**flow/run.sh**
```bash
#!/bin/bash
# the make line also repeats each setting of config.mk as NAME=value (left out here)
make -C /OpenROAD-flow-scripts/flow DESIGN_CONFIG=/design/flow/config.mk WORK_HOME=/design/flow/orfs CLKGATE_MAP_FILE= finish
```
**flow/config.mk**
```make
export PLATFORM = sky130hd
export DESIGN_NAME = fpadd_40
export DESIGN_NICKNAME = fpadd_40
export VERILOG_FILES = /design/flow/design.v
export SDC_FILE = /design/flow/constraint.sdc
export NUM_CORES = 4
export LEC_CHECK = 0
export CAP_MARGIN = 5
export CORE_ASPECT_RATIO = 0.87
export CORE_MARGIN = 9
export CORE_UTILIZATION = 62
export CTS_CLUSTER_DIAMETER = 150
export HOLD_SLACK_MARGIN = 0.22
export PLACE_DENSITY_LB_ADDON = 0.17
export SETUP_SLACK_MARGIN = 1.23
export SLEW_MARGIN = 20
export TNS_END_PERCENT = 35
```
**flow/constraint.sdc**
```tcl
create_clock -name core_clock -period 5.0 [get_ports {clk_40}]
set_input_delay 1.0000 -clock core_clock [delete_from_list [all_inputs] [get_ports {clk_40}]]
set_output_delay 1.0000 -clock core_clock [all_outputs]
set_load 0.01 [all_outputs]
```
**flow/design.v**
```verilog
module fpadd_40(x_40,y_40,res_40,clk_40,rst_40);
input [31:0] x_40,y_40;				      
output [31:0] res_40;				 
input clk_40,rst_40;
parameter menw_40=45;             
reg sing_x_40,sing_y_40;	 
reg [7:0] exp_x_40, exp_y_40,exp_res_40;		 
reg [menw_40:0] mes_x_40, mes_y_40,mes_res_40,mes_medi_40;	 
reg zero_40_x,zero_40_y;	
reg signres;		                     
reg [31:0] resout_40;	 
integer int_exp_x,int_exp_y,int_exp_dif_40;	 
integer renorm_40,renorm_400,renorm_401,renorm_402,renorm_403,renorm_404,renorm_405;	 
parameter [menw_40:0] zero_40=0;
integer int_exp_dif_402,int_exp_dif_401,int_exp_dif_404,int_exp_dif_403,int_exp_dif_405,int_exp_dif_406,int_exp_dif_4000,int_exp_dif_400;
reg [menw_40:0] mes_y_402,mes_y_401,mes_y_403,mes_y_404;
reg [menw_40:0] mes_x_402,mes_x_401,mes_x_403,mes_x_404;
reg [menw_40:0] mes_res_401,mes_res_402,mes_res_403,mes_res_404,mes_res_4000,mes_res_400;
reg [7:0] exp_x_402,exp_x_401;
reg [7:0] exp_res_402,exp_res_401,exp_res_403,exp_res_404,exp_res_4000,exp_res_400;
reg sing_x_402,sing_x_401,sing_x_403;
reg sing_y_402,sing_y_401,sing_y_403;
reg signres2,signres1,signres3,signres4,signres5,signres6,signres00,signres0;
assign res_40=resout_40;
always @(*) begin
renorm_40=0;
  zero_40_x = (x_40[30:0]==0)?1:0;
  zero_40_y = (y_40[30:0]==0)?1:0;
  if( y_40[30:0] > x_40[30:0] ) begin
    exp_x_40 = y_40[30:23];
    exp_y_40 = x_40[30:23];
    sing_x_40 = y_40[31];
    sing_y_40 = x_40[31];
    mes_x_40 = (zero_40_y)?0:{ 2'b1, y_40[22:0],zero_40[menw_40:25]};
    mes_y_40 = (zero_40_x)?0:{ 2'b1, x_40[22:0],zero_40[menw_40:25]};
    signres=sing_x_40;
  end else begin
    sing_x_40 = x_40[31];
    sing_y_40 = y_40[31];
    exp_x_40 = x_40[30:23];
    exp_y_40 = y_40[30:23];
    mes_x_40 = (zero_40_x)?0:{ 2'b1, x_40[22:0],zero_40[menw_40:25]};
    mes_y_40 = (zero_40_y)?0:{ 2'b1, y_40[22:0],zero_40[menw_40:25]};
    signres=sing_x_40;
  end
  int_exp_x=exp_x_40;
  int_exp_y=exp_y_40;
  int_exp_dif_40=exp_x_40-exp_y_40;
int_exp_dif_402=int_exp_dif_401;
mes_y_402=mes_y_401;
mes_x_402=mes_x_401;
exp_x_402=exp_x_401;
sing_x_402=sing_x_401;
sing_y_402=sing_y_401;
signres2=signres1;
  if(int_exp_dif_402 > 24) begin
    exp_res_40=exp_x_402;
    mes_res_40=mes_x_402;
  end else begin
    exp_res_40=exp_x_402;
    mes_res_40=0;
    mes_y_402=(int_exp_dif_402[4])?{16'b0,mes_y_402[menw_40:16]}: {mes_y_402};
    mes_y_402=(int_exp_dif_402[3])?{ 8'b0,mes_y_402[menw_40:8 ]}: {mes_y_402};
    mes_y_402=(int_exp_dif_402[2])?{ 4'b0,mes_y_402[menw_40:4 ]}: {mes_y_402};
    mes_y_402=(int_exp_dif_402[1])?{ 2'b0,mes_y_402[menw_40:2 ]}: {mes_y_402};
    mes_y_402=(int_exp_dif_402[0])?{ 1'b0,mes_y_402[menw_40:1 ]}: {mes_y_402};
  end
mes_y_404=mes_y_403;
mes_x_404=mes_x_403;
mes_res_4000=mes_res_400;
exp_res_4000=exp_res_400;
signres00=signres0;
int_exp_dif_4000=int_exp_dif_400;
 if (int_exp_dif_4000 <=24) begin
    if(sing_x_403 == sing_y_403) 
       	mes_res_4000=mes_x_404+mes_y_404;
	 else mes_res_4000=mes_x_404-mes_y_404;
    if(mes_res_4000[menw_40]) begin
      mes_res_4000={1'b0,mes_res_4000[menw_40:1]};
      exp_res_4000=exp_res_4000+1;
    end
  end
mes_res_402=mes_res_401;
int_exp_dif_404=int_exp_dif_403;
signres4=signres3;
exp_res_402=exp_res_401;
renorm_403=renorm_402;
    if(mes_res_402[menw_40-1:menw_40-32]==0) begin 
	renorm_403[5]=1; mes_res_402={ 1'b0,mes_res_402[menw_40-33:0],32'b0 }; 
    end
    if(mes_res_402[menw_40-1:menw_40-16]==0) begin 
	renorm_403[4]=1; mes_res_402={ 1'b0,mes_res_402[menw_40-17:0],16'b0 }; 
    end
    if(mes_res_402[menw_40-1:menw_40-8]==0) begin 
	renorm_403[3]=1; mes_res_402={ 1'b0,mes_res_402[menw_40-9:0], 8'b0 }; 
    end
    if(mes_res_402[menw_40-1:menw_40-4]==0) begin 
	renorm_403[2]=1; mes_res_402={ 1'b0,mes_res_402[menw_40-5:0], 4'b0 }; 
    end
    if(mes_res_402[menw_40-1:menw_40-2]==0) begin 
	renorm_403[1]=1; mes_res_402={ 1'b0,mes_res_402[menw_40-3:0], 2'b0 }; 
    end
    if(mes_res_402[menw_40-1   ]==0) begin 
	renorm_403[0]=1; mes_res_402={ 1'b0,mes_res_402[menw_40-2:0], 1'b0 }; 
    end
mes_res_404=mes_res_403;
signres6=signres5;
renorm_405=renorm_404;
exp_res_404=exp_res_403;
int_exp_dif_406=int_exp_dif_405;
  if (int_exp_dif_406 <=60)
  begin
    if(mes_res_404 != 0) begin
      if(mes_res_404[menw_40-24:0]==0 && mes_res_404[menw_40-24]==1) begin
	if(mes_res_404[menw_40-11]==1) mes_res_404=mes_res_404+{1'b1,zero_40[menw_40-11:0]};
      end else begin
        mes_res_404=mes_res_404;
      end
      exp_res_404=exp_res_404-renorm_405;
      if(mes_res_404[menw_40-1]==0) begin
       exp_res_404=exp_res_404+1;
       mes_res_404={1'b0,mes_res_404[menw_40-1:1]};
      end
    end else begin
      exp_res_404=0;
      signres6=0;
    end
  end
resout_40={signres6,exp_res_404,mes_res_404[menw_40-2:menw_40-24]};
end
always @(posedge clk_40 or posedge rst_40)
begin
	if (rst_40) 
begin
int_exp_dif_401<=0;
mes_x_401<=0;
mes_y_401<= 0;
exp_x_401 <= 0;
sing_x_401<=0;
sing_y_401<=0;
signres1<=0;
renorm_401<=0;
mes_y_403 <= 0;
mes_x_403 <= 0;
sing_x_403 <= 0;
sing_y_403 <= 0;
mes_res_400 <= 0;
renorm_400 <= 0;
signres0 <= 0;
int_exp_dif_400 <= 0;
exp_res_400 <= 0;
mes_res_401 <= 0;
int_exp_dif_403<= 0;
signres3 <= 0;
exp_res_401<= 0;
renorm_402 <= 0;
mes_res_403<=  0;
signres5<= 0;
renorm_404<= 0;
exp_res_403<= 0;
int_exp_dif_405 <= 0;
end
	else begin
	int_exp_dif_401<= int_exp_dif_40;
	mes_x_401<= mes_x_40;
	mes_y_401<= mes_y_40;
	exp_x_401 <= exp_x_40;
	sing_x_401<= sing_x_40;
	sing_y_401<= sing_y_40;
	signres1<= signres;
	renorm_401<= renorm_40;
	mes_y_403 <= mes_y_402;
	mes_x_403 <= mes_x_402;
	sing_x_403 <= sing_x_402;
	sing_y_403 <= sing_y_402;
	mes_res_400 <= mes_res_40;
	renorm_400 <= renorm_401;
	signres0 <= signres2;
	int_exp_dif_400 <= int_exp_dif_402;
	exp_res_400 <= exp_res_40;
	mes_res_401 <= mes_res_4000;
	int_exp_dif_403<= int_exp_dif_4000;
	signres3 <= signres00;
	exp_res_401<= exp_res_4000;
	renorm_402 <= renorm_400;
	mes_res_403 <= mes_res_402;
	signres5 <= signres4;
	renorm_404 <= renorm_403;
	exp_res_403 <= exp_res_402;
	int_exp_dif_405 <= int_exp_dif_404;
	end
end
endmodule
```
==> impl_metrics.tcl, run 1 <==
# place-and-route summary
set metrics [dict create \
    simple_gate_share 0.156 \
    yosys_warnings 1 \
    seq_area_frac_synth 0.418 \
    reg2reg_to "mes_res_401[38]$_DFF_PP0_" \
    wl_um 60600 \
    status "failed layout checks" \
    fin_tns_setup_ns -9.94 \
    cp.required_ns 5.43 \
    cpPeakStageDelay_ns 0.62 \
    rsz0062_at_grt "true" \
    finalSetupViolCount 53 \
    overflow 0 \
    hold_start "int_exp_dif_403[5]$_DFF_PP0_" \
    whs_path_depth 0 \
    p_leak_nw 10.4 \
    arrival_ns 5.71 \
    dieArea_um2 36600 \
    drv_cap 0 \
    clockRootBuffer "clkbuf_16" \
    dp_slack_ns -0.217 \
    row_count 58 \
    p_sw_frac 0.432 \
    worst_slack_ns -0.281 \
    pwr-share-comb 0.575 \
    dieHeight_um 180 \
    slew_headroom 0.401 \
    antenna_found_initial 3 \
    worstMarginPinSlew_ns 0.899 \
    clockPowerShare 0.160 \
    fp_nets 2136 \
    port_buffers 97 \
    finalHoldViolations 0 \
    pg_comb_mw 9.20 \
    hold_end "int_exp_dif_405[5]$_DFF_PP0_" \
    drt_iter0_markers 1681 \
    wire_per_inst_um 23.3 \
    grt_pass1_wl_um 90200 \
    ys_sh_aoi 0.162 \
    synth_top_area_share 0.418 \
    power.switching_mw 6.90 \
    clock-sinks 311 \
    critical_path_depth 22 \
    ys_area_um2 18600 \
    worst_path_max_delay_cell "or4_1" \
    pg_clk_mw 2.56 \
    synthCells 2002 \
    area_leaders "dfrtp_1, mux2i_1, o21ai_0" \
    drc_errors 0 \
    synth.avg_cell_area_um2 9.30 \
    crit_chain "or4_1 > or4b_4 > or2_4 > nor2_4 > and2_4 > buf_4 > a21oi_1 > xor2_1 > ha_1 > and3_4 > nand2_4 > nor2_4 > nand3_2 > a41oi_4 > o211ai_1 > a211oi_4 > buf_6 > buf_4 > buf_16 > nor2_1 > a211oi_1 > a21oi_1" \
    hold_class "flop to flop" \
    synthTopLogicFamily "AND-OR/OR-AND gates" \
    worst_setup_path_end_kind "flop" \
    grt_max_degree 109 \
    syn_to_final_growth_pct 24.5 \
    yosysMostFrequentCell "dfrtp_1" \
    htreeDepth 1 \
    start_kind "flop" \
    largest_area_cell "dfrtp_1" \
    clkLatencyLatePin_ns 0.58 \
    layout.nets 2317 \
    die_w_um 204 \
    max-clock-path-buffers 3 \
    synth-seq-cells 311 \
    adder_share 0.0465 \
    syn-cell-area_um2 18600 \
    clock.fmax_mhz 189 \
    reg2reg_slack_ns -0.28 \
    critPathKind "flop to flop" \
    startpoint "mes_y_403[17]$_DFF_PP0_" \
    largestPowerGroup "combinational logic" \
    cts.clk_slew.worst_paths_ns 0.07 \
    num_vias 17000 \
    edf_count 0 \
    core-area_um2 29200 \
    vias_per_cell 6.53 \
    maxSlewViolCount 0 \
    path_buffers 4 \
    cts_hold_buf 0 \
    reg2reg_depth 22 \
    place.gp.congestion 0.974 \
    pg_seq_mw 4.22 \
    p_per_area_nw_per_um2 690 \
    ff_type "dfrtp_1" \
    io_pins 98 \
    intPower_mw 9.08 \
    skew_ns 0.0287 \
    period_minus_slack_ns 5.28 \
    floorplan.core_util 0.636 \
    dp_hpwl_um 39200 \
    crit_fanout 6 \
    seq_power_share 0.264 \
    ys_cells 2002 \
    ys_async_sr_fraction 1.00 \
    common_cells "dfrtp_1, nand2_1, o21ai_0" \
    grt_pass1_vias 16400 \
    crit_path_end "mes_res_401[38]$_DFF_PP0_" \
    hold-worst-slack_ns 0.336 \
    numCtsBuffers 31 \
    grt_usage 0.305 \
    rr_startpoint "mes_y_403[17]$_DFF_PP0_" \
    ir_worst_vdd_mv 0.431 \
    ys_sh_mux 0.133 \
    synth_cell_type_count 83 \
    period_used_share 1.06 \
    path_delay_family "simple AND/OR/NAND/NOR gates" \
    violations "setup timing" \
    log.warning_count 34 \
    synthXorXnorAreaFrac 0.0419 \
    cts_tree "done" \
    firstDrtPassIters 9 \
    postRouteAntennaNets 0 \
]
-- routing by layer --
layer / vias up / GRT usage / wire, um
met3: 266 / 0.0521 / 4980
met4: 0 / 0.148 / 3600
met5: - / 0 / 0
met2: 1050 / 0.492 / 28300
li1: 7487 / - / -
met1: 8172 / 0.392 / 23700
-- what timing repair did --
action	in CTS	in global routing
pin swaps	40	51
cloned	2	2
resized	75	240
endpoints found under the setup margin	133	185
setup buffers	50	15
-- through the flow --
step           power (mW)  cells  utilization  cell area (um2)
6_report             16.0   2598        0.792            23200
3_5_place_dp         11.5   2471        0.699            20400
2_1_floorplan        9.03   2002            -            18600
4_1_cts              14.8   2580        0.764            22300
5_1_grt              16.7   2597        0.792            23200
3_3_place_gp         11.2   2471        0.699            20400
-- final cells by class --
cell class	count	area, um2
antenna	1	2.50
clock buffer	38	852
clock inverter	19	283
fill	1731	6080
inverter	78	332
multi-input combinational	1499	10900
sequential	311	7780
tap	390	488
timing repair buffer	262	2540
==> inputs of run 2 (changes only) <==
CAP_MARGIN = 20   (was 5)
CORE_ASPECT_RATIO = not set   (was 0.87)
CORE_MARGIN = 2   (was 9)
CORE_UTILIZATION = 60   (was 62)
CTS_CLUSTER_DIAMETER = not set   (was 150)
CTS_CLUSTER_SIZE = 41   (was not set)
HOLD_SLACK_MARGIN = not set   (was 0.22)
PLACE_DENSITY_LB_ADDON = not set   (was 0.17)
SETUP_SLACK_MARGIN = 0.85   (was 1.23)
TNS_END_PERCENT = 5   (was 35)
clock period = 2.85 ns   (was 5.0 ns; I/O delays follow)
==> impl_metrics.tcl, run 2 <==
# place-and-route summary
set metrics [dict create \
    status "failed layout checks" \
    violations "setup timing" \
    worstMarginPinSlew_ns 0.742 \
    core-area_um2 30600 \
    ys_sh_aoi 0.162 \
    crit_fanout 6 \
    ir_worst_vdd_mv 0.683 \
    seq_power_share 0.221 \
    wl_um 72300 \
    finalSetupViolCount 134 \
    critPathKind "flop to flop" \
    yosys_warnings 1 \
    vias_per_cell 6.52 \
    antenna_found_initial 0 \
    clkLatencyLatePin_ns 0.58 \
    period_minus_slack_ns 5.47 \
    n_antenna_cell 0 \
    io_pins 98 \
    dieArea_um2 32400 \
    cpPeakStageDelay_ns 0.56 \
    period_used_share 1.92 \
    grt_max_degree 93 \
    seq_area_frac_synth 0.418 \
    row_count 64 \
    postRouteAntennaNets 0 \
    log.warning_count 32 \
    ys_sh_mux 0.133 \
    reg2reg_depth 21 \
    num_vias 19200 \
    cts_hold_buf 0 \
    drt_iter0_markers 2326 \
    dp_slack_ns -2.30 \
    fin_cells 2945 \
    arrival_ns 5.89 \
    largestPowerGroup "combinational logic" \
    ys_cells 2002 \
    pg_clk_mw 4.13 \
    ys_async_sr_fraction 1.00 \
    pwr-share-comb 0.651 \
    slew_headroom 0.505 \
    synthCells 2002 \
    numCtsBuffers 30 \
    reg2reg_to "mes_res_401[36]$_DFF_PP0_" \
    synth.avg_cell_area_um2 9.30 \
    fillers 1448 \
    area_leaders "dfrtp_1, mux2i_1, o21ai_0" \
    p_leak_nw 12.0 \
    dieHeight_um 180 \
    maxSlewViolCount 0 \
    syn_to_final_growth_pct 43.4 \
    rsz0062_at_grt "true" \
    edf_count 0 \
    worst_slack_ns -2.62 \
    clockRootBuffer "clkbuf_16" \
    port_buffers 97 \
    final_core_utilization 0.873 \
    critical_path_depth 21 \
    syn-cell-area_um2 18600 \
    clockPowerShare 0.129 \
    die_w_um 180 \
    whs_path_depth 0 \
    clock.fmax_mhz 183 \
    htreeDepth 1 \
    worst_path_max_delay_cell "or4_4" \
    report.power.total_mw 32.1 \
    dp_hpwl_um 44400 \
    startpoint "mes_y_403[2]$_DFF_PP0_" \
    place.gp.congestion 1.00 \
    largest_area_cell "dfrtp_1" \
    ys_area_um2 18600 \
    hold_class "flop to flop" \
    hold_start "sing_y_401$_DFF_PP0_" \
    cts.clk_slew.worst_paths_ns 0.08 \
    reg2reg_slack_ns -2.62 \
    drv_cap 0 \
    skew_ns 0.0335 \
    pg_comb_mw 20.9 \
    cp.required_ns 3.26 \
    intPower_mw 18.2 \
    grt_usage 0.381 \
    finalHoldViolations 0 \
    crit_chain "or4_4 > nor4_4 > buf_4 > buf_4 > nand3b_1 > o31ai_2 > xnor2_1 > ha_2 > fa_2 > a21o_1 > a21oi_2 > o211ai_1 > nand3_1 > a41oi_2 > o211ai_1 > a211oi_4 > buf_6 > buf_12 > clkbuf_16 > mux2i_1 > o21ai_0" \
    synthXorXnorAreaFrac 0.0419 \
    common_cells "dfrtp_1, nand2_1, o21ai_0" \
    synth_cell_type_count 83 \
    adder_share 0.0465 \
    grt_pass1_wl_um 98900 \
    cts_tree "done" \
    path_buffers 5 \
    wire_per_inst_um 24.5 \
    fp_nets 2136 \
    max-clock-path-buffers 3 \
    yosysMostFrequentCell "dfrtp_1" \
    dpl.cell_count 2849 \
    crit_path_end "mes_res_401[36]$_DFF_PP0_" \
    power.switching_mw 13.9 \
    simple_gate_share 0.156 \
    rr_startpoint "mes_y_403[2]$_DFF_PP0_" \
    p_per_area_nw_per_um2 1200 \
    grt_pass1_vias 18400 \
    firstDrtPassIters 8 \
    synth_top_area_share 0.418 \
    overflow 0 \
    floorplan.core_util 0.608 \
    synthTopLogicFamily "AND-OR/OR-AND gates" \
    worst_setup_path_end_kind "flop" \
    ff_type "dfrtp_1" \
    layout.nets 2659 \
    start_kind "flop" \
    path_delay_family "AND-OR/OR-AND gates" \
    hold_end "sing_y_403$_DFF_PP0_" \
    pg_seq_mw 7.10 \
    drc_errors 0 \
    synth-seq-cells 311 \
    p_sw_frac 0.433 \
    clock-sinks 311 \
]
==> run 2: repair_timing <==
action / CTS / global route
buffers inserted: 26 / 9
pin swaps: 100 / 100
cloned: 4 / 1
hold endpoints to repair: 0 / 0
resized: 390 / 241
setup endpoints to repair: 270 / 242
==> run 2: area by class of cell <==
class | count | area (um2) | share of cell area
Clock inverter | 16 | 191 | 0.00717
Clock buffer | 40 | 818 | 0.0307
Multi-Input combinational cell | 1498 | 11900 | 0.444
Tap cell | 396 | 495 | 0.0186
Inverter | 78 | 308 | 0.0115
Timing Repair Buffer | 606 | 5230 | 0.196
Sequential cell | 311 | 7790 | 0.292
==> run 2: metrics by stage <==
step	TNS [ns]	area (um2)	hold slack (ns)
after floorplan	-700.15	18700	0.331
after global placement	-189.81	23400	0.331
after detailed placement	-197.42	23400	0.335
after CTS	-138.31	25700	0.329
after global routing	-182.04	26700	0.333
final	-166.54	26700	0.344
==> run 2: routing by layer <==
layer  track usage  wire, um  up-vias
li1              -         -     8200
met1         0.450     25000     9157
met2         0.676     34800     1369
met3        0.0501      5990      470
met4         0.210      6470        0
met5             0         0        -
==> inputs of run 3 (changes only) <==
CORE_UTILIZATION = 72   (was 60)
CTS_CLUSTER_SIZE = 58   (was 41)
HOLD_SLACK_MARGIN = -0.09   (was not set)
PLACE_DENSITY_LB_ADDON = 0.24   (was not set)
SETUP_SLACK_MARGIN = 0.94   (was 0.85)
TNS_END_PERCENT = not set   (was 5)
clock period = 4.62 ns   (was 2.85 ns; I/O delays follow)
==> impl_metrics.tcl, run 3 <==
# metrics dict for downstream scripts
set metrics [dict create \
    status "stopped before the end" \
    lastStage "global routing (5_1_grt)" \
    tool.error "[ERROR GRT-0232] Routing congestion too high. Check the congestion heatmap in the GUI." \
    synthTopLogicFamily "AND-OR/OR-AND gates" \
    edf_count 0 \
    syn-cell-area_um2 18600 \
    common_cells "dfrtp_1, nand2_1, o21ai_0" \
    ys_cells 2002 \
    simple_gate_share 0.156 \
    row_count 58 \
    ys_sh_mux 0.133 \
    dp_hpwl_um 41400 \
    synthCells 2002 \
    yosys_warnings 1 \
    clockRootBuffer "clkbuf_16" \
    ys_async_sr_fraction 1.00 \
    yosysMostFrequentCell "dfrtp_1" \
    fp_nets 2136 \
    synthXorXnorAreaFrac 0.0419 \
    core-area_um2 25300 \
    area_leaders "dfrtp_1, mux2i_1, o21ai_0" \
    synth_top_area_share 0.418 \
    overflow 2780 \
    ff_type "dfrtp_1" \
    numCtsBuffers 30 \
    dpl_cell_area_um2 20800 \
    grt_usage 1.04 \
    dieHeight_um 165 \
    synth-seq-cells 311 \
    clock-sinks 311 \
    place.gp.congestion 1.03 \
    ys_sh_aoi 0.162 \
    adder_share 0.0465 \
    synth.avg_cell_area_um2 9.30 \
    max-clock-path-buffers 3 \
    htreeDepth 1 \
    dieArea_um2 27100 \
    dpl.cell_count 2444 \
    ys_area_um2 18600 \
    seq_area_frac_synth 0.418 \
    largest_area_cell "dfrtp_1" \
    io_pins 98 \
    synth_cell_type_count 83 \
    floorplan.core_util 0.737 \
    die_w_um 165 \
    port_buffers 97 \
]
-- run 3: stage by stage --
stage / TNS [ns] / setup slack, ns
floorplan: -138.53 / -0.445
CTS: -10.27 / -0.280
global placement: -2.78 / -0.109
detailed placement: -19.49 / -0.508
-- run 3: timing repair --
| action | 4_1_cts |
|---|---|
| resized | 269 |
| hold endpoints to repair | 0 |
| setup endpoints to repair | 132 |
| hold buffers | 0 |
| setup buffers | 67 |
| cloned | 9 |
| pin swaps | 61 |
-- run 3: metal layers --
metal  track usage  GRT overflow
met1         0.900            19
met2          1.38          2059
met3         0.759            23
met4          1.22           675
met5         0.481             4
==> inputs of run 4 (changes only) <==
CTS_CLUSTER_SIZE = 86   (was 58)
HOLD_SLACK_MARGIN = 0.27   (was -0.09)
clock period = 3.46 ns   (was 4.62 ns; I/O delays follow)
==> impl_metrics.tcl, run 4 <==
# metrics dict for downstream scripts
set metrics [dict create \
    status "stopped before the end" \
    lastStage "clock tree synthesis (4_1_cts)" \
    tool.error "[ERROR DPL-0038] Utilization greater than 100%, impossible to legalize" \
    common_cells "dfrtp_1, nand2_1, o21ai_0" \
    simple_gate_share 0.156 \
    fp_nets 2136 \
    synth_cell_type_count 83 \
    place.gp.congestion 1.16 \
    ys_area_um2 18600 \
    seq_area_frac_synth 0.418 \
    ys_async_sr_fraction 1.00 \
    yosys_warnings 1 \
    synthXorXnorAreaFrac 0.0419 \
    area_leaders "dfrtp_1, mux2i_1, o21ai_0" \
    synth.avg_cell_area_um2 9.30 \
    adder_share 0.0465 \
    ys_sh_mux 0.133 \
    synth-seq-cells 311 \
    ys_cells 2002 \
    row_count 58 \
    ys_sh_aoi 0.162 \
    synthCells 2002 \
    ff_type "dfrtp_1" \
    dp_hpwl_um 47700 \
    die_w_um 165 \
    port_buffers 97 \
    synth_top_area_share 0.418 \
    dieArea_um2 27100 \
    dieHeight_um 165 \
    floorplan.core_util 0.737 \
    edf_count 0 \
    synthTopLogicFamily "AND-OR/OR-AND gates" \
    core-area_um2 25300 \
    largest_area_cell "dfrtp_1" \
    io_pins 98 \
    syn-cell-area_um2 18600 \
    yosysMostFrequentCell "dfrtp_1" \
]
## run 4: metrics by stage
step	cells	cell area [um2]	setup WS, ns	total power [mW]
floorplan	2002	19500	-1.37	13.8
global placement	2646	22900	-1.31	17.7
detailed placement	2646	22900	-1.73	19.0
==> inputs of run 5 (changes only) <==
ABC_AREA = 0   (was not set)
CAP_MARGIN = 5   (was 20)
CORE_UTILIZATION = 21   (was 72)
CTS_CLUSTER_SIZE = 85   (was 86)
GPL_ROUTABILITY_DRIVEN = 1   (was not set)
HOLD_SLACK_MARGIN = not set   (was 0.27)
PLACE_DENSITY_LB_ADDON = 0.1   (was 0.24)
SETUP_SLACK_MARGIN = not set   (was 0.94)
SLEW_MARGIN = 40   (was 20)
TNS_END_PERCENT = 65   (was not set)
clock period = 8.87 ns   (was 3.46 ns; I/O delays follow)
==> impl_metrics.tcl, run 5 <==
# place-and-route summary
set metrics [dict create \
    largest_area_cell "dfrtp_1" \
    pwr-share-comb 0.503 \
    synth_top_area_share 0.418 \
    yosysMostFrequentCell "dfrtp_1" \
    seq_area_frac_synth 0.418 \
    rsz0062_at_grt "false" \
    pg_clk_mw 1.62 \
    numCtsBuffers 39 \
    p_sw_frac 0.428 \
    crit_chain "or4_1 > nor4_1 > nor2b_1 > and2_1 > nor2b_1 > nor2b_1 > nand2_1 > o41ai_1 > xnor2_1 > ha_1 > and3_1 > nand2_1 > nor2_1 > nand3_1 > a41oi_1 > o211ai_1 > a211oi_4 > buf_8 > buf_12 > nor2_2 > nand4_1 > nor2_1 > xor2_1" \
    cts_hold_buf 0 \
    synthTopLogicFamily "AND-OR/OR-AND gates" \
    dieHeight_um 302 \
    cts_tree "done" \
    yosys_warnings 1 \
    clockPowerShare 0.201 \
    status "complete, no violations" \
    edf_count 0 \
    worstMarginPinSlew_ns 0.846 \
    drv_cap 0 \
    max-clock-path-buffers 3 \
    ff_type "dfrtp_1" \
    rr_startpoint "mes_y_403[3]$_DFF_PP0_" \
    clock.fmax_mhz 155 \
    grt_pass1_vias 15400 \
    reg2reg_slack_ns 2.42 \
    drc_errors 0 \
    overflow 0 \
    adder_share 0.0465 \
    synth.avg_cell_area_um2 9.30 \
    drt_iter0_markers 803 \
    seq_power_share 0.296 \
    worst_setup_path_end_kind "flop" \
    ys_sh_aoi 0.162 \
    finalSetupViolCount 0 \
    htreeDepth 2 \
    cp_common_cell "nor2b_1" \
    synthCells 2002 \
    cp.required_ns 9.32 \
    cpPeakStageDelay_ns 0.60 \
    intPower_mw 4.59 \
    crit_fanout 38 \
    simple_gate_share 0.156 \
    power.switching_mw 3.43 \
    start_kind "flop" \
    skew_ns 0.0327 \
    vias_per_cell 4.57 \
    arrival_ns 6.90 \
    maxSlewViolCount 0 \
    antenna_found_initial 1 \
    final_core_utilization 0.252 \
    synthXorXnorAreaFrac 0.0419 \
    hold_end "int_exp_dif_405[4]$_DFF_PP0_" \
    postCtsResizedCells 0 \
    clock-sinks 311 \
    reg2reg_depth 23 \
    core-area_um2 88100 \
    postRouteAntennaNets 0 \
    period_used_share 0.727 \
    floorplan.core_util 0.211 \
    path_delay_family "simple AND/OR/NAND/NOR gates" \
    grt_usage 0.143 \
    place.gp.congestion 0.874 \
    clockRootBuffer "clkbuf_16" \
    dieArea_um2 91000 \
    mi_logic_area_um2 10100 \
    whs_path_depth 0 \
    area_leaders "dfrtp_1, mux2i_1, o21ai_0" \
    report.power.total_mw 8.02 \
    fillers 9540 \
    synth-seq-cells 311 \
    dpl.cell_count 3173 \
    common_cells "dfrtp_1, nand2_1, o21ai_0" \
    log.warning_count 30 \
    row_count 109 \
    p_leak_nw 9.32 \
    num_vias 14800 \
    port_buffers 97 \
    reg2reg_to "exp_res_401[5]$_DFF_PP0_" \
    die_w_um 302 \
    layout.nets 2183 \
    path_buffers 2 \
    hold_class "flop to flop" \
    synth_cell_type_count 83 \
    dp_hpwl_um 50300 \
    finalHoldViolations 0 \
    period_minus_slack_ns 6.45 \
    fin_tns_setup_ns 0 \
    ys_area_um2 18600 \
    io_pins 98 \
    critPathKind "flop to flop" \
    worst_path_max_delay_cell "or4_1" \
    hold_start "int_exp_dif_403[4]$_DFF_PP0_" \
    syn_to_final_growth_pct 19.2 \
    startpoint "mes_y_403[3]$_DFF_PP0_" \
    crit_path_end "exp_res_401[5]$_DFF_PP0_" \
    pg_comb_mw 4.03 \
    wire_per_inst_um 20.0 \
    ys_sh_mux 0.133 \
    grt_pass1_wl_um 99500 \
    p_per_area_nw_per_um2 362 \
    hold-worst-slack_ns 0.345 \
    syn-cell-area_um2 18600 \
    clkLatencyLatePin_ns 0.58 \
    regArea_um2 7780 \
    ys_cells 2002 \
    cts.clk_slew.worst_paths_ns 0.06 \
    largestPowerGroup "combinational logic" \
    fp_nets 2136 \
    ir_worst_vdd_mv 0.151 \
    pg_seq_mw 2.37 \
    wl_um 64900 \
    slew_headroom 0.436 \
    post-cts-setup-buffer-count 0 \
    fin_cells 3243 \
    ys_async_sr_fraction 1.00 \
    firstDrtPassIters 7 \
    critical_path_depth 23 \
    grt_max_degree 131 \
]
run 5: layout make-up:
cell class / count / share of cell area
clock buffers: 53 / 0.0490
multi-input cells: 1498 / 0.457
inverters: 78 / 0.0138
flip-flops and latches: 311 / 0.351
well taps: 1165 / 0.0657
diodes: 1 / 0.000113
repair buffers: 121 / 0.0537
clock inverters: 16 / 0.0102
run 5: per-stage QoR:
| step | setup WS, ns | cell area [um2] |
|---|---|---|
| final | 2.42 | 22200 |
| after global placement | 2.25 | 20800 |
| after detailed placement | 2.38 | 20900 |
| after floorplan | 2.96 | 18600 |
| after global routing | 1.77 | 22200 |
| after CTS | 2.33 | 22200 |
run 5: layer usage:
layer  GRT usage  wire, um
met2       0.242     31000
met1       0.187     29400
met5           0         0
met4      0.0451      1950
met3      0.0215      2630
==> inputs of run 6 (changes only) <==
ABC_AREA = not set   (was 0)
CAP_MARGIN = 20   (was 5)
CORE_UTILIZATION = 66   (was 21)
CTS_CLUSTER_SIZE = not set   (was 85)
GPL_ROUTABILITY_DRIVEN = not set   (was 1)
PLACE_DENSITY_LB_ADDON = not set   (was 0.1)
SLEW_MARGIN = 20   (was 40)
TNS_END_PERCENT = not set   (was 65)
clock period = 5.17 ns   (was 8.87 ns; I/O delays follow)
==> impl_metrics.tcl, run 6 <==
# place-and-route summary
set metrics [dict create \
    synth_cell_type_count 83 \
    die_w_um 172 \
    antenna_found_initial 2 \
    critical_path_depth 23 \
    crit_chain "or4_4 > nor4_4 > buf_4 > buf_4 > nand3b_1 > buf_6 > nor2_4 > and2_4 > and3_4 > a21oi_1 > xor2_1 > ha_1 > a21o_1 > a21o_1 > a21o_1 > and2_1 > o21ai_2 > o31ai_2 > a211oi_4 > buf_12 > buf_4 > mux2i_2 > o21ai_1" \
    fp_nets 2136 \
    reg2reg_slack_ns 0.11 \
    skew_ns 0.0181 \
    port_buffers 97 \
    num_vias 16000 \
    critPathKind "flop to flop" \
    period_minus_slack_ns 5.06 \
    ys_sh_mux 0.133 \
    worst_setup_path_end_kind "flop" \
    hold_end "int_exp_dif_405[2]$_DFF_PP0_" \
    finalHoldViolations 0 \
    worst_path_max_delay_cell "or4_4" \
    largestPowerGroup "combinational logic" \
    seq_power_share 0.290 \
    rsz0062_at_grt "true" \
    core-area_um2 27800 \
    fin_cells 2499 \
    grt_max_degree 131 \
    rr_startpoint "mes_y_403[5]$_DFF_PP0_" \
    path_delay_family "simple AND/OR/NAND/NOR gates" \
    synthXorXnorAreaFrac 0.0419 \
    simple_gate_share 0.156 \
    crit_path_end "mes_res_401[24]$_DFF_PP0_" \
    slew_headroom 0.304 \
    finalSetupViolCount 0 \
    postRouteAntennaNets 0 \
    pg_clk_mw 2.30 \
    clkLatencyLatePin_ns 0.56 \
    io_pins 98 \
    grt_pass1_vias 15700 \
    fillers 1874 \
    status "complete, no violations" \
    synth.avg_cell_area_um2 9.30 \
    p_leak_nw 9.54 \
    drt_iter0_markers 1705 \
    place.gp.congestion 0.994 \
    synth_top_area_share 0.418 \
    common_cells "dfrtp_1, nand2_1, o21ai_0" \
    startpoint "mes_y_403[5]$_DFF_PP0_" \
    ys_async_sr_fraction 1.00 \
    clock.fmax_mhz 198 \
    vias_per_cell 6.39 \
    synth-seq-cells 311 \
    syn_to_final_growth_pct 16.1 \
    hold-worst-slack_ns 0.341 \
    grt_usage 0.369 \
    dp_slack_ns -0.0939 \
    reg2reg_to "mes_res_401[24]$_DFF_PP0_" \
    firstDrtPassIters 8 \
    dp_hpwl_um 39300 \
    cts.clk_slew.worst_paths_ns 0.07 \
    maxSlewViolCount 0 \
    grt_pass1_wl_um 84200 \
    period_used_share 0.978 \
    path_buffers 5 \
    drc_errors 0 \
    clockPowerShare 0.166 \
    hold_class "flop to flop" \
    log.warning_count 35 \
    seq_area_frac_synth 0.418 \
    ff_type "dfrtp_1" \
    ir_worst_vdd_mv 0.315 \
    floorplan.core_util 0.670 \
    syn-cell-area_um2 18600 \
    arrival_ns 5.46 \
    crit_fanout 6 \
    cp.required_ns 5.57 \
    overflow 0 \
    hold_start "int_exp_dif_403[2]$_DFF_PP0_" \
    ys_area_um2 18600 \
    adder_share 0.0465 \
    largest_area_cell "dfrtp_1" \
    ys_sh_aoi 0.162 \
    cpPeakStageDelay_ns 0.56 \
    pg_seq_mw 4.03 \
    htreeDepth 1 \
    yosys_warnings 1 \
    dpl.cell_count 2435 \
    edf_count 0 \
    synthCells 2002 \
    p_per_area_nw_per_um2 643 \
    pwr-share-comb 0.544 \
    clock-sinks 311 \
    ys_cells 2002 \
    worstMarginPinSlew_ns 1.04 \
    layout.nets 2236 \
    clockRootBuffer "clkbuf_16" \
    wire_per_inst_um 21.8 \
    wl_um 54400 \
    reg2reg_depth 23 \
    intPower_mw 7.98 \
    yosysMostFrequentCell "dfrtp_1" \
    cts_tree "done" \
    numCtsBuffers 30 \
    row_count 61 \
    dieArea_um2 29600 \
    max-clock-path-buffers 3 \
    dieHeight_um 172 \
    worst_slack_ns 0.112 \
    pg_comb_mw 7.56 \
    area_leaders "dfrtp_1, mux2i_1, o21ai_0" \
    start_kind "flop" \
    power.switching_mw 5.91 \
    p_sw_frac 0.425 \
    whs_path_depth 0 \
    drv_cap 0 \
    synthTopLogicFamily "AND-OR/OR-AND gates" \
    n_antenna_cell 0 \
]
run 6: timing repair:
item                       in CTS  in global routing
setup endpoints to repair      45                 53
cloned                          1                  0
pin swaps                       1                 19
resized                        12                 34
hold buffers                    0                  0
buffers inserted                4                  8
run 6: cell type report:
| class | count | area, um2 | share of cell area |
|---|---|---|---|
| Tap cell | 378 | 473 | 0.0219 |
| Sequential cell | 311 | 7780 | 0.360 |
| Inverter | 78 | 302 | 0.0140 |
| Clock inverter | 11 | 169 | 0.00782 |
| Timing Repair Buffer | 183 | 1690 | 0.0783 |
| Clock buffer | 40 | 890 | 0.0412 |
| Multi-Input combinational cell | 1498 | 10300 | 0.476 |
run 6: per-stage QoR:
stage	area, um2	TNS (ns)	power [mW]	util
3_5_place_dp	20300	-0.943	11.0	0.729
2_1_floorplan	18600	-1.53	8.73	-
5_1_grt	21600	-3.57	14.7	0.777
6_report	21600	0	13.9	0.777
4_1_cts	21400	0	13.6	0.771
3_3_place_gp	20300	0	10.6	0.729
run 6: routing by layer:
metal	vias to the layer above	GRT usage	routed length, um
li1	7318	-	-
met1	7623	0.454	21000
met2	795	0.633	26600
met3	229	0.0536	3560
met4	2	0.196	3210
met5	-	0	13
==> inputs of run 7 (changes only) <==
CAP_MARGIN = 40   (was 20)
CORE_ASPECT_RATIO = 0.8   (was not set)
CORE_MARGIN = 9   (was 2)
CORE_UTILIZATION = 62   (was 66)
CTS_CLUSTER_DIAMETER = 150   (was not set)
GPL_ROUTABILITY_DRIVEN = 0   (was not set)
HOLD_SLACK_MARGIN = 0.22   (was not set)
MAX_ROUTING_LAYER = met4   (was not set)
PLACE_DENSITY_LB_ADDON = 0.17   (was not set)
SETUP_SLACK_MARGIN = 1.39   (was not set)
TNS_END_PERCENT = 35   (was not set)
clock period = 5.0 ns   (was 5.17 ns; I/O delays follow)
==> impl_metrics.tcl, run 7 <==
# place-and-route summary
set metrics [dict create \
    syn_to_final_growth_pct 22.5 \
    largestPowerGroup "combinational logic" \
    pg_comb_mw 8.74 \
    ys_cells 2002 \
    p_sw_frac 0.429 \
    dp_hpwl_um 37700 \
    finalHoldViolations 0 \
    htreeDepth 1 \
    ys_async_sr_fraction 1.00 \
    seq_area_frac_synth 0.418 \
    cpPeakStageDelay_ns 0.58 \
    reg2reg_slack_ns -0.18 \
    yosysMostFrequentCell "dfrtp_1" \
    hold_start "int_exp_dif_403[2]$_DFF_PP0_" \
    crit_path_end "mes_res_401[41]$_DFF_PP0_" \
    p_leak_nw 10.0 \
    hold_class "flop to flop" \
    start_kind "flop" \
    clockRootBuffer "clkbuf_16" \
    intPower_mw 8.74 \
    yosys_warnings 1 \
    pwr-share-comb 0.571 \
    worst_slack_ns -0.177 \
    grt_max_degree 100 \
    drc_errors 0 \
    log.warning_count 30 \
    rsz0062_at_grt "true" \
    core-area_um2 29400 \
    syn-cell-area_um2 18600 \
    wire_per_inst_um 21.8 \
    critPathKind "flop to flop" \
    clockPowerShare 0.154 \
    dp_slack_ns -0.391 \
    finalSetupViolCount 51 \
    reg2reg_to "mes_res_401[41]$_DFF_PP0_" \
    layout.nets 2265 \
    worst_path_max_delay_cell "or4b_4" \
    grt_usage 0.296 \
    ys_sh_aoi 0.162 \
    grt_pass1_vias 15900 \
    violations "setup timing" \
    path_buffers 4 \
    wl_um 55200 \
    drt_iter0_markers 2067 \
    worst_setup_path_end_kind "flop" \
    slew_headroom 0.466 \
    grt_pass1_wl_um 85400 \
    cts_hold_buf 0 \
    cts_tree "done" \
    area_leaders "dfrtp_1, mux2i_1, o21ai_0" \
    report.power.total_mw 15.3 \
    pg_seq_mw 4.22 \
    period_used_share 1.04 \
    drv_cap 0 \
    largest_area_cell "dfrtp_1" \
    whs_path_depth 0 \
    overflow 0 \
    numCtsBuffers 31 \
    startpoint "mes_y_403[17]$_DFF_PP0_" \
    row_count 56 \
    port_buffers 97 \
    cp_common_cell "buf_6" \
    rr_startpoint "mes_y_403[17]$_DFF_PP0_" \
    arrival_ns 5.63 \
    postRouteAntennaNets 0 \
    dieHeight_um 173 \
    synthXorXnorAreaFrac 0.0419 \
    io_pins 98 \
    status "failed layout checks" \
    final_core_utilization 0.775 \
    synthTopLogicFamily "AND-OR/OR-AND gates" \
    cp.required_ns 5.46 \
    ir_worst_vdd_mv 0.347 \
    period_minus_slack_ns 5.18 \
    floorplan.core_util 0.632 \
    clkLatencyLatePin_ns 0.58 \
    crit_chain "or4_4 > or4b_4 > nor2b_4 > nor2b_4 > buf_6 > buf_6 > and3_4 > and2_4 > buf_6 > a21oi_2 > xor2_1 > ha_1 > a2111o_1 > o2111a_1 > a211oi_4 > buf_4 > mux2_4 > mux2_4" \
    seq_power_share 0.276 \
    ys_sh_mux 0.133 \
    synth-seq-cells 311 \
    num_vias 16400 \
    reg2reg_depth 18 \
    clock.fmax_mhz 193 \
    vias_per_cell 6.47 \
    firstDrtPassIters 9 \
    hold_end "int_exp_dif_405[2]$_DFF_PP0_" \
    common_cells "dfrtp_1, nand2_1, o21ai_0" \
    skew_ns 0.0209 \
    cts.clk_slew.worst_paths_ns 0.07 \
    synthCells 2002 \
    edf_count 0 \
    pg_clk_mw 2.35 \
    synth.avg_cell_area_um2 9.30 \
    synth_cell_type_count 83 \
    adder_share 0.0465 \
    dieArea_um2 36600 \
    power.switching_mw 6.56 \
    ys_area_um2 18600 \
    clock-sinks 311 \
    antenna_found_initial 1 \
    ff_type "dfrtp_1" \
    worstMarginPinSlew_ns 0.801 \
    critical_path_depth 18 \
    max-clock-path-buffers 3 \
    die_w_um 212 \
    fin_cells 2533 \
    hold-worst-slack_ns 0.341 \
    simple_gate_share 0.156 \
    path_delay_family "simple AND/OR/NAND/NOR gates" \
    fp_nets 2136 \
    p_per_area_nw_per_um2 671 \
    synth_top_area_share 0.418 \
    dpl.cell_count 2444 \
    maxSlewViolCount 0 \
    crit_fanout 5 \
]
[run 7: final cells by class]
type                       instances  area, um2
sequential                       311       7780
antenna                            1       2.50
fill                            1848       6630
inverter                          78        328
multi-input combinational       1498      11100
timing repair buffer             211       2110
clock inverter                    17        200
clock buffer                      40        840
tap                              377        472
[run 7: what timing repair did]
| action | in CTS | in global routing |
|---|---|---|
| buffers inserted | 16 | 11 |
| pin swaps | 57 | 60 |
| endpoints found under the setup margin | 148 | 156 |
| gates cloned | 3 | 0 |
| hold endpoints to repair | 0 | 0 |
| resized | 316 | 95 |
[run 7: stage by stage]
step | setup TNS (ns) | instance area [um2]
CTS | -0.00736 | 22300
global route | -7.18 | 22800
global placement | -4.95 | 20300
finish | -4.03 | 22800
floorplan | -43.82 | 18600
detailed placement | -16.67 | 20400
[run 7: per-layer routing]
| metal | vias to the layer above | share of wire | GRT usage | wire (um) |
|---|---|---|---|---|
| met1 | 7821 | 0.40 | 0.379 | 22300 |
| met4 | 0 | 0.044 | 0.114 | 2410 |
| met5 | - | 0 | - | 0 |
| met2 | 949 | 0.48 | 0.468 | 26200 |
| met3 | 216 | 0.077 | 0.0446 | 4230 |
| li1 | 7402 | - | - | - |
==> inputs of run 8 (changes only) <==
CAP_MARGIN = 20   (was 40)
CELL_PAD_IN_SITES_DETAIL_PLACEMENT = 1   (was not set)
CELL_PAD_IN_SITES_GLOBAL_PLACEMENT = 0   (was not set)
CORE_ASPECT_RATIO = not set   (was 0.8)
CORE_MARGIN = 5   (was 9)
CORE_UTILIZATION = 61   (was 62)
CTS_CLUSTER_DIAMETER = not set   (was 150)
GPL_ROUTABILITY_DRIVEN = 1   (was 0)
HOLD_SLACK_MARGIN = -0.05   (was 0.22)
MIN_ROUTING_LAYER = met2   (was not set)
PLACE_DENSITY_LB_ADDON = not set   (was 0.17)
SETUP_SLACK_MARGIN = 0.87   (was 1.39)
SLEW_MARGIN = 35   (was 20)
TNS_END_PERCENT = not set   (was 35)
clock period = 3.31 ns   (was 5.0 ns; I/O delays follow)
==> impl_metrics.tcl, run 8 <==
# metrics dict for downstream scripts
set metrics [dict create \
    seq_area_frac_synth 0.418 \
    area_leaders "dfrtp_1, mux2i_1, o21ai_0" \
    tool.error "[ERROR DPL-0033] detailed placement checks failed during check placement." \
    largest_area_cell "dfrtp_1" \
    yosys_warnings 1 \
    ff_type "dfrtp_1" \
    status "stopped before the end" \
    synth_top_area_share 0.418 \
    synth-seq-cells 311 \
    lastStage "detailed placement (3_5_place_dp)" \
    dieArea_um2 34100 \
    synthXorXnorAreaFrac 0.0419 \
    port_buffers 97 \
    io_pins 98 \
    synthCells 2002 \
    core-area_um2 30300 \
    die_w_um 185 \
    floorplan.core_util 0.613 \
    row_count 64 \
    ys_area_um2 18600 \
    common_cells "dfrtp_1, nand2_1, o21ai_0" \
    syn-cell-area_um2 18600 \
    simple_gate_share 0.156 \
    ys_sh_aoi 0.162 \
    synth.avg_cell_area_um2 9.30 \
    synthTopLogicFamily "AND-OR/OR-AND gates" \
    fp_nets 2136 \
    yosysMostFrequentCell "dfrtp_1" \
    adder_share 0.0465 \
    dieHeight_um 185 \
    place.gp.congestion 1.19 \
    ys_sh_mux 0.133 \
    edf_count 0 \
    ys_async_sr_fraction 1.00 \
    ys_cells 2002 \
    synth_cell_type_count 83 \
]
## run 8: through the flow
step	hold WS [ns]	std cells
after global placement	0.332	2761
after floorplan	0.331	2002
==> inputs of run 9 (changes only) <==
CELL_PAD_IN_SITES_DETAIL_PLACEMENT = not set   (was 1)
CELL_PAD_IN_SITES_GLOBAL_PLACEMENT = not set   (was 0)
CORE_MARGIN = 2   (was 5)
CORE_UTILIZATION = 72   (was 61)
CTS_CLUSTER_SIZE = 51   (was not set)
GPL_ROUTABILITY_DRIVEN = not set   (was 1)
HOLD_SLACK_MARGIN = -0.09   (was -0.05)
MAX_ROUTING_LAYER = not set   (was met4)
MIN_ROUTING_LAYER = not set   (was met2)
PLACE_DENSITY_LB_ADDON = 0.24   (was not set)
SETUP_SLACK_MARGIN = 0.94   (was 0.87)
SLEW_MARGIN = 40   (was 35)
clock period = 5.14 ns   (was 3.31 ns; I/O delays follow)
==> impl_metrics.tcl, run 9 <==
# place-and-route summary
set metrics [dict create \
    busiest_layer "met2" \
    p_sw_frac 0.471 \
    largestPowerGroup "combinational logic" \
    rr_startpoint "mes_y_403[17]$_DFF_PP0_" \
    clkLatencyLatePin_ns 0.58 \
    synthCells 2002 \
    htreeDepth 1 \
    ys_sh_mux 0.133 \
    postRouteAntennaNets 0 \
    worst_path_max_delay_cell "or4b_4" \
    floorplan.core_util 0.737 \
    clock-sinks 311 \
    pg_seq_mw 4.23 \
    finalSetupViolCount 53 \
    cpPeakStageDelay_ns 0.60 \
    wire_per_inst_um 28.9 \
    path_buffers 3 \
    dp_hpwl_um 39700 \
    antenna_found_initial 10 \
    synth_top_area_share 0.418 \
    drv_cap 0 \
    clockRootBuffer "clkbuf_16" \
    crit_fanout 8 \
    critPathKind "flop to flop" \
    pwr-share-comb 0.602 \
    crit_chain "or4_4 > or4b_4 > o31ai_2 > xnor2_1 > ha_1 > fa_1 > a21o_1 > a21oi_2 > o211ai_1 > nand3_2 > a41oi_4 > o211ai_1 > a211oi_4 > buf_6 > buf_12 > buf_8 > mux2i_1 > nor2b_1" \
    drc_errors 0 \
    reg2reg_depth 18 \
    seq_area_frac_synth 0.418 \
    synth.avg_cell_area_um2 9.30 \
    ys_cells 2002 \
    cts.clk_slew.worst_paths_ns 0.08 \
    arrival_ns 6.36 \
    syn-cell-area_um2 18600 \
    die_w_um 165 \
    ys_async_sr_fraction 1.00 \
    pg_clk_mw 2.29 \
    p_leak_nw 10.2 \
    firstDrtPassIters 14 \
    vias_per_cell 7.54 \
    period_used_share 1.15 \
    cts_hold_buf 0 \
    hold_end "exp_res_403[2]$_DFF_PP0_" \
    ys_area_um2 18600 \
    syn_to_final_growth_pct 21.5 \
    startpoint "mes_y_403[17]$_DFF_PP0_" \
    numCtsBuffers 30 \
    whs_path_depth 0 \
    reg2reg_slack_ns -0.75 \
    wl_um 72500 \
    worst_setup_path_end_kind "flop" \
    ir_worst_vdd_mv 0.697 \
    synthXorXnorAreaFrac 0.0419 \
    dpl_cell_area_um2 20100 \
    grt_usage 0.465 \
    power.switching_mw 7.73 \
    final_core_utilization 0.896 \
    yosys_warnings 1 \
    met1_usage 0.527 \
    place.gp.congestion 1.02 \
    fillers 1051 \
    rsz0062_at_grt "true" \
    hold_class "flop to flop" \
    fin_cells 2506 \
    adder_share 0.0465 \
    synth_cell_type_count 83 \
    cts_tree "done" \
    yosysMostFrequentCell "dfrtp_1" \
    port_buffers 97 \
    simple_gate_share 0.156 \
    edf_count 0 \
    worstMarginPinSlew_ns 1.46 \
    reg2reg_to "mes_res_401[6]$_DFF_PP0_" \
    common_cells "dfrtp_1, nand2_1, o21ai_0" \
    dieHeight_um 165 \
    dp_slack_ns -0.173 \
    clock.fmax_mhz 170 \
    grt_max_degree 113 \
    pg_comb_mw 9.89 \
    dieArea_um2 27100 \
    drt_iter0_markers 3663 \
    dpl.cell_count 2358 \
    ys_sh_aoi 0.162 \
    log.warning_count 33 \
    fp_nets 2136 \
    finalHoldViolations 0 \
    grt_pass1_vias 17300 \
    critical_path_depth 18 \
    violations "setup timing" \
    crit_path_end "mes_res_401[6]$_DFF_PP0_" \
    layout.nets 2278 \
    row_count 58 \
    clockPowerShare 0.140 \
    core-area_um2 25300 \
    worst_slack_ns -0.751 \
    synth-seq-cells 311 \
    synthTopLogicFamily "AND-OR/OR-AND gates" \
    hold_start "exp_res_401[2]$_DFF_PP0_" \
    final_area_um2 22600 \
    overflow 0 \
    largest_area_cell "dfrtp_1" \
    cp_common_cell "o211ai_1" \
    start_kind "flop" \
    seq_power_share 0.258 \
    num_vias 18900 \
    p_per_area_nw_per_um2 726 \
    grt_pass1_wl_um 96200 \
    status "failed layout checks" \
    grt_use_met2 0.761 \
    maxSlewViolCount 0 \
    area_leaders "dfrtp_1, mux2i_1, o21ai_0" \
    slew_headroom 0.0211 \
    io_pins 98 \
    skew_ns 0.0271 \
    intPower_mw 8.69 \
    max-clock-path-buffers 3 \
    path_delay_family "AND-OR/OR-AND gates" \
    fin_tns_setup_ns -18.38 \
    ff_type "dfrtp_1" \
    use_met3 0.124 \
    period_minus_slack_ns 5.89 \
    cp.required_ns 5.61 \
]
run 9: through the flow:
stage	hold slack, ns	power, mW
after floorplan	0.331	9.06
after global placement	0.332	10.7
after detailed placement	0.335	11.2
after CTS	0.353	14.3
after global routing	0.340	16.9
final	0.354	16.4
run 9: repair_timing:
action | CTS | global route
setup buffers | 44 | 34
gates resized | 77 | 114
pin swaps | 46 | 49
endpoints found under the setup margin | 125 | 119
cloned | 5 | 1
run 9: area by class of cell:
type                    instances  area [um2]  share of cell area
multi-input cells            1500       10800               0.480
clock buffers                  44         885              0.0391
inverters                      78         312              0.0138
flip-flops and latches        311        7790               0.344
well taps                     330         413              0.0183
repair buffers                223        2230              0.0987
diodes                          8        20.0            0.000885
clock inverters                12         124             0.00548
run 9: metal layers:
layer / wire length (um) / part of all wire
met1: 22400 / 0.31
met4: 8430 / 0.12
met3: 10100 / 0.14
met2: 31600 / 0.44
met5: 27 / 0.00037
==> inputs of run 10 (changes only) <==
CORE_UTILIZATION = 57   (was 72)
CTS_CLUSTER_SIZE = not set   (was 51)
HOLD_SLACK_MARGIN = not set   (was -0.09)
PLACE_DENSITY_LB_ADDON = not set   (was 0.24)
SLEW_MARGIN = 20   (was 40)
clock period = 3.74 ns   (was 5.14 ns; I/O delays follow)
==> impl_metrics.tcl, run 10 <==
# place-and-route summary
set metrics [dict create \
    worst_slack_ns -1.08 \
    pg_seq_mw 5.52 \
    status "failed layout checks" \
    grt_pass1_wl_um 92000 \
    period_used_share 1.29 \
    maxSlewViolCount 0 \
    drc_errors 0 \
    clock.fmax_mhz 208 \
    synth_cell_type_count 83 \
    yosys_warnings 1 \
    syn-cell-area_um2 18600 \
    critPathKind "flop to flop" \
    fp_nets 2136 \
    grt_max_degree 93 \
    ys_cells 2002 \
    port_buffers 97 \
    htreeDepth 2 \
    pwr-share-comb 0.639 \
    dieHeight_um 185 \
    row_count 66 \
    numCtsBuffers 34 \
    dieArea_um2 34100 \
    fin_tns_setup_ns -65.68 \
    p_sw_frac 0.427 \
    area_leaders "dfrtp_1, mux2i_1, o21ai_0" \
    overflow 0 \
    finalHoldViolations 0 \
    floorplan.core_util 0.575 \
    clockRootBuffer "clkbuf_16" \
    syn_to_final_growth_pct 44.8 \
    firstDrtPassIters 8 \
    cp.required_ns 4.13 \
    intPower_mw 14.3 \
    slew_headroom 0.273 \
    power.switching_mw 10.6 \
    seq_area_frac_synth 0.418 \
    hold_end "sing_x_403$_DFF_PP0_" \
    adder_share 0.0465 \
    hold_class "flop to flop" \
    clockPowerShare 0.140 \
    violations "setup timing" \
    whs_path_depth 0 \
    crit_path_end "mes_res_401[25]$_DFF_PP0_" \
    largestPowerGroup "combinational logic" \
    cp_common_cell "nor2b_4" \
    synthCells 2002 \
    ys_async_sr_fraction 1.00 \
    ys_sh_aoi 0.162 \
    num_vias 18300 \
    hold_start "sing_x_401$_DFF_PP0_" \
    pg_clk_mw 3.48 \
    cts_hold_buf 0 \
    synth.avg_cell_area_um2 9.30 \
    rr_startpoint "mes_y_403[3]$_DFF_PP0_" \
    edf_count 0 \
    worstMarginPinSlew_ns 1.09 \
    ys_area_um2 18600 \
    wl_um 68600 \
    vias_per_cell 6.21 \
    finalSetupViolCount 82 \
    p_leak_nw 12.1 \
    reg2reg_to "mes_res_401[25]$_DFF_PP0_" \
    critical_path_depth 20 \
    ir_worst_vdd_mv 0.519 \
    drv_cap 0 \
    reg2reg_depth 20 \
    worst_setup_path_end_kind "flop" \
    die_w_um 185 \
    drt_iter0_markers 1952 \
    final_core_utilization 0.832 \
    dp_hpwl_um 42800 \
    io_pins 98 \
    wire_per_inst_um 23.3 \
    reg2reg_slack_ns -1.08 \
    ff_type "dfrtp_1" \
    cts.clk_slew.worst_paths_ns 0.06 \
    pg_comb_mw 15.9 \
    largest_area_cell "dfrtp_1" \
    start_kind "flop" \
    antenna_found_initial 7 \
    period_minus_slack_ns 4.82 \
    ys_sh_mux 0.133 \
    skew_ns 0.0281 \
    core-area_um2 32400 \
    postRouteAntennaNets 0 \
    simple_gate_share 0.156 \
    crit_chain "or4_4 > nor4_4 > nor2b_4 > and2_4 > nor2b_4 > nor2b_4 > and3_4 > and2_4 > a21oi_2 > xor2_1 > ha_1 > a2111o_1 > buf_4 > o2111a_1 > a211oi_4 > buf_6 > buf_12 > buf_4 > mux2i_2 > o21ai_1" \
    layout.nets 2616 \
    synth_top_area_share 0.418 \
    max-clock-path-buffers 3 \
    seq_power_share 0.222 \
    clock-sinks 311 \
    path_buffers 4 \
    cpPeakStageDelay_ns 0.56 \
    worst_path_max_delay_cell "or4_4" \
    synth-seq-cells 311 \
    arrival_ns 5.21 \
    path_delay_family "simple AND/OR/NAND/NOR gates" \
    log.warning_count 32 \
    crit_fanout 11 \
    p_per_area_nw_per_um2 925 \
    common_cells "dfrtp_1, nand2_1, o21ai_0" \
    synthXorXnorAreaFrac 0.0419 \
    yosysMostFrequentCell "dfrtp_1" \
    rsz0062_at_grt "true" \
    grt_pass1_vias 17300 \
    grt_usage 0.348 \
    cts_tree "done" \
    synthTopLogicFamily "AND-OR/OR-AND gates" \
    clkLatencyLatePin_ns 0.54 \
    place.gp.congestion 0.950 \
    startpoint "mes_y_403[3]$_DFF_PP0_" \
]
==> run 10: area by class of cell <==
class                   instances  area, um2
multi-input cells            1500      12100
flip-flops and latches        311       7790
fillers                      1737       5430
repair buffers                556       4990
clock buffers                  43        905
well taps                     442        553
inverters                      78        353
clock inverters                18        262
repair inverters                1       16.3
diodes                          1       2.50
==> run 10: per-layer routing <==
metal / share of wire / track usage / vias to the layer above
met1: 0.37 / 0.424 / 8753
li1: - / - / 8111
met4: 0.074 / 0.179 / 8
met5: 0.0012 / 0 / -
met3: 0.085 / 0.0474 / 396
met2: 0.47 / 0.604 / 1058
==> run 10: metrics by stage <==
step / setup slack (ns) / cell area [um2] / instances / power [mW] / hold WS [ns]
2_1_floorplan: -1.15 / 19400 / 2002 / 12.7 / 0.331
3_3_place_gp: -1.09 / 22900 / 2744 / 16.7 / 0.332
3_5_place_dp: -1.20 / 22900 / 2744 / 17.1 / 0.335
4_1_cts: -1.00 / 25200 / 2873 / 21.8 / 0.348
5_1_grt: -1.26 / 26900 / 2949 / 26.0 / 0.351
6_report: -1.08 / 26900 / 2950 / 24.9 / 0.347
==> run 10: what timing repair did <==
item	in CTS	in global routing
pin swaps	137	110
buffers inserted	64	67
gates resized	476	310
hold endpoints to repair	0	0
gates cloned	4	8
setup endpoints to repair	198	181
==> inputs of run 11 (changes only) <==
ABC_AREA = 1   (was not set)
CELL_PAD_IN_SITES_GLOBAL_PLACEMENT = 2   (was not set)
CORE_ASPECT_RATIO = 1.19   (was not set)
CORE_UTILIZATION = 65   (was 57)
CTS_CLUSTER_DIAMETER = 154   (was not set)
CTS_CLUSTER_SIZE = 83   (was not set)
MAX_ROUTING_LAYER = met4   (was not set)
SETUP_SLACK_MARGIN = not set   (was 0.94)
TNS_END_PERCENT = 60   (was not set)
clock period = 7.4 ns   (was 3.74 ns; I/O delays follow)
==> impl_metrics.tcl, run 11 <==
# metrics dict for downstream scripts
set metrics [dict create \
    simple_gate_share 0.258 \
    lastStage "global placement without I/O (3_1_place_gp_skip_io)" \
    core-area_um2 29900 \
    tool.error "[ERROR GPL-0301] Utilization 128.970 % exceeds 100%." \
    synthTopLogicFamily "simple AND/OR/NAND/NOR gates" \
    synthCells 2749 \
    row_count 69 \
    edf_count 0 \
    die_w_um 164 \
    common_cells "nand2_1, inv_1, o21ai_0" \
    area_leaders "dfrtp_1, nand2_1, o21ai_0" \
    seq_area_frac_synth 0.395 \
    synth.avg_cell_area_um2 7.16 \
    synth_top_area_share 0.395 \
    largest_area_cell "dfrtp_1" \
    yosysMostFrequentCell "nand2_1" \
    ys_async_sr_fraction 1.00 \
    synthXorXnorAreaFrac 0.0374 \
    ff_type "dfrtp_1" \
    floorplan.core_util 0.659 \
    fp_nets 2883 \
    dieHeight_um 194 \
    yosys_warnings 1 \
    adder_share 0.0440 \
    synth-seq-cells 311 \
    ys_area_um2 19700 \
    status "stopped before the end" \
    ys_cells 2749 \
    syn-cell-area_um2 19700 \
    ys_sh_aoi 0.155 \
    synth_cell_type_count 56 \
    dieArea_um2 31700 \
    ys_sh_mux 0.00610 \
]
==> inputs of run 12 (changes only) <==
CELL_PAD_IN_SITES_GLOBAL_PLACEMENT = not set   (was 2)
CORE_ASPECT_RATIO = 0.5   (was 1.19)
CORE_UTILIZATION = 72   (was 65)
CTS_CLUSTER_DIAMETER = 350   (was 154)
CTS_CLUSTER_SIZE = 99   (was 83)
MAX_ROUTING_LAYER = not set   (was met4)
PLACE_DENSITY = 0.4   (was not set)
TNS_END_PERCENT = 10   (was 60)
clock period = 2.88 ns   (was 7.4 ns; I/O delays follow)
==> impl_metrics.tcl, run 12 <==
# metrics dict for downstream scripts
set metrics [dict create \
    syn-cell-area_um2 19700 \
    largest_area_cell "dfrtp_1" \
    yosys_warnings 1 \
    synthXorXnorAreaFrac 0.0374 \
    cts_hold_buf 0 \
    numCtsBuffers 7 \
    synth_top_area_share 0.395 \
    simple_gate_share 0.258 \
    ys_cells 2749 \
    adder_share 0.0440 \
    dp_hpwl_um 48100 \
    dieHeight_um 121 \
    clock-sinks 311 \
    fp_nets 2883 \
    dieArea_um2 28800 \
    row_count 42 \
    status "stopped before the end" \
    ys_sh_mux 0.00610 \
    synth-seq-cells 311 \
    max-clock-path-buffers 3 \
    htreeDepth 1 \
    port_buffers 97 \
    die_w_um 238 \
    lastStage "global routing (5_1_grt)" \
    yosysMostFrequentCell "nand2_1" \
    io_pins 98 \
    area_leaders "dfrtp_1, nand2_1, o21ai_0" \
    synthTopLogicFamily "simple AND/OR/NAND/NOR gates" \
    synthCells 2749 \
    ys_sh_aoi 0.155 \
    common_cells "nand2_1, inv_1, o21ai_0" \
    floorplan.core_util 0.739 \
    clockRootBuffer "clkbuf_16" \
    ff_type "dfrtp_1" \
    synth_cell_type_count 56 \
    seq_area_frac_synth 0.395 \
    edf_count 0 \
    overflow 2555 \
    ys_area_um2 19700 \
    ys_async_sr_fraction 1.00 \
    place.gp.congestion 1.15 \
    tool.error "[ERROR GRT-0232] Routing congestion too high. Check the congestion heatmap in the GUI." \
    core-area_um2 26600 \
    grt_usage 1.02 \
    synth.avg_cell_area_um2 7.16 \
]
==> run 12: repair_timing <==
item	in CTS
setup buffers	55
gates resized	207
setup endpoints to repair	148
cloned	2
pin swaps	42
==> run 12: stage by stage <==
| stage | setup WS [ns] | instances | total power [mW] | area [um2] | TNS (ns) |
|---|---|---|---|---|---|
| after floorplan | -1.84 | 2749 | 15.8 | 19700 | -637.65 |
| after global placement | -1.47 | 3501 | 21.4 | 23900 | -127.19 |
| after detailed placement | -2.19 | 3501 | 22.4 | 23900 | -187.63 |
| after CTS | -1.84 | 3564 | 25.6 | 25100 | -143.23 |
==> run 12: metal layers <==
metal  global-route usage  overflow
met3                0.799        56
met4                 1.16       560
met1                0.892        48
met2                 1.33      1887
met5                0.594         4
Power is estimated from default activity; no workload was simulated.
